Setup of old:
// fp_multiplier
module fp_multiplier(input [31:0] a,input [31:0] b,output [31:0]out,input clk,
	input rst,input in_valid,output out_valid);
	wire S3,overflow;
	wire [47:0] productd,wallace_out,product;
	wire [7:0] exponent1,exponent2;
	wire [15:0] trim;
	wire [22:0] prod;
	wire [31:0] out1,out2,out3,out1d,out2d,out3d,outd;
	wire [31:0] a15,b15,a16,b16,a17,b17,a18,b18;
	sideband side(clk,a,b,a15,b15,a16,b16,a17,b17,a18,b18);
	reg [18:0] valid;
	always @(posedge clk)
	begin
		if(rst)
			valid <= 19'b0;
		else
			valid <= {valid[17:0],in_valid};
	end
	assign out_valid = valid[18];
	xor (S3,a15[31],b15[31]);
	wallace w1({8'b0,1'b1,a[22:0]},{8'b0,1'b1,b[22:0]},clk,{trim,productd});
	DFF DFF1[47:0] (productd[47:0],clk,1'b0,product[47:0]);
	assign overflow=product[47];
	assign wallace_out=product;
	adder_8bit adder1(a15[30:23],b15[30:23],overflow,exponent1);
	adder_8bit subtract_127(exponent1,8'b10000000,1'b1,exponent2);
	shifter_1bit shift [22:0] (prod[22:0],overflow, wallace_out[45:23], wallace_out[46:24]);
	assign out1d={S3,exponent2,prod};
	DFF DFF3 [31:0] (out1d,clk,1'b0,out1);
	check_zero check1(out2d,a16,b16,out1);  
	DFF DFF4 [31:0] (out2d,clk,1'b0,out2);
	check_inf check2(out3d,a17,b17,out2);  
	DFF DFF5 [31:0] (out3d,clk,1'b0,out3);
	check_nan check3(outd,a18,b18,out3);  
	DFF DFF6 [31:0] (outd,clk,1'b0,out);
endmodule
Settings: LEC_CHECK=0, ABC_AREA=0, CAP_MARGIN=20, CELL_PAD_IN_SITES_DETAIL_PLACEMENT=2, CORE_MARGIN=8, CORE_UTILIZATION=56, GPL_TIMING_DRIVEN=1, MAX_ROUTING_LAYER=met5, PLACE_DENSITY_LB_ADDON=0.0, SETUP_SLACK_MARGIN=0.13, SLEW_MARGIN=30, TNS_END_PERCENT=15; clock period 1.65 ns.
run.sh (not shown) runs the stock make flow with config.mk's settings and CLKGATE_MAP_FILE=.
Tool error DPL-0033 stopped old during clock tree synthesis; no final results.
Modified inputs, new compared to old
Settings: a deleted PLACE_DENSITY_LB_ADDON that had been 0.0; a deleted MAX_ROUTING_LAYER that had been met5; an added CTS_CLUSTER_DIAMETER of 70; a change of CORE_MARGIN from 8 to 2; a deleted ABC_AREA that had been 0; a deleted GPL_TIMING_DRIVEN that had been 1; an added HOLD_SLACK_MARGIN of -0.04; a change of SLEW_MARGIN from 30 to 20; a deleted SETUP_SLACK_MARGIN that had been 0.13; an added GPL_ROUTABILITY_DRIVEN of 0; a change of CORE_UTILIZATION from 56 to 40; a change of the clock period (ns, I/O delays scaled along) from 1.65 to 1.35.
Findings:
- Every stage of new finished as expected; the final checks, on the other hand, flagged negative setup slack, which means the layout fails.
- Diff old..new | area of the mapped netlist | negligible
- Summed standard-cell area reported by yosys essentially unchanged between old and new.
- Going from old to new, die area increased by about 30% relative to the old numbers, placement row count up about 18%, standard cell area after detailed placement shows an increase of 1.2%, synthesized cell count closely matched the old numbers, core area moved up.
- Note that the cell count after placement recorded for old amounts to 0.910 times the value seen in new.
- new reports a higher width of the die than old does.

fp_multiplier again, from the RTL that the note above started with.
clock: 1.95 ns
lec_check: 0
cap_margin: 20
core_margin: 2
core_utilization: 72
cts_cluster_size: 42
place_density_lb_addon: 0.0
setup_slack_margin: 0.56
slew_margin: 20
The starting point completed, yet does not pass: negative setup slack.
Edit:
- ABC_AREA: default -> 0
- CORE_ASPECT_RATIO: default -> 1.81
- CTS_CLUSTER_SIZE: 42 -> 53
- PLACE_DENSITY: default -> 0.36
- PLACE_DENSITY_LB_ADDON: 0.0 -> default
- SETUP_SLACK_MARGIN: 0.56 -> -0.13
- clock period: 1.95 -> 1.35 ns (I/O delays scaled with it)
Result:
- The new run completed, yet does not pass: negative setup slack
- clock skew increases by 0.0042 ns
- first-iteration DRC count decreases by about a fifth
- final area is about the same
- global-route usage increases by 0.21 points
- critical path depth stays the same
Edit:
- ABC_AREA: 0 -> 1
- CORE_ASPECT_RATIO: 1.81 -> default
- PLACE_DENSITY: 0.36 -> 0.95
- SETUP_SLACK_MARGIN: -0.13 -> 0.4
After rerunning: The new run ended with an error in global routing (5_1_grt) (GRT-0232). Synthesized area is higher by 1.8%. Die size climbs by 1.7%. Synthesized cell count is higher by 25%.
Edit:
- ABC_AREA: 1 -> 0
- CTS_CLUSTER_SIZE: 53 -> 39
- PLACE_DENSITY: 0.95 -> default
- PLACE_DENSITY_LB_ADDON: default -> 0.0
- SETUP_SLACK_MARGIN: 0.4 -> 0.39
=>
- With this change the flow finished but fails on negative setup slack
- synthesized area decreases slightly
- die area went down slightly
- synthesized cell count came out lower by about a fifth
Edit:
- ABC_AREA: 0 -> 1
- CTS_CLUSTER_SIZE: 39 -> 53
- PLACE_DENSITY: default -> 0.67
- PLACE_DENSITY_LB_ADDON: 0.0 -> default
- SETUP_SLACK_MARGIN: 0.39 -> default
What happened: The new run finished but failed the layout checks on negative setup slack; area after synthesis went up by 1.8%; design area stays flat; critical path depth came out higher by 2; register-to-register slack gains 0.78 ns.
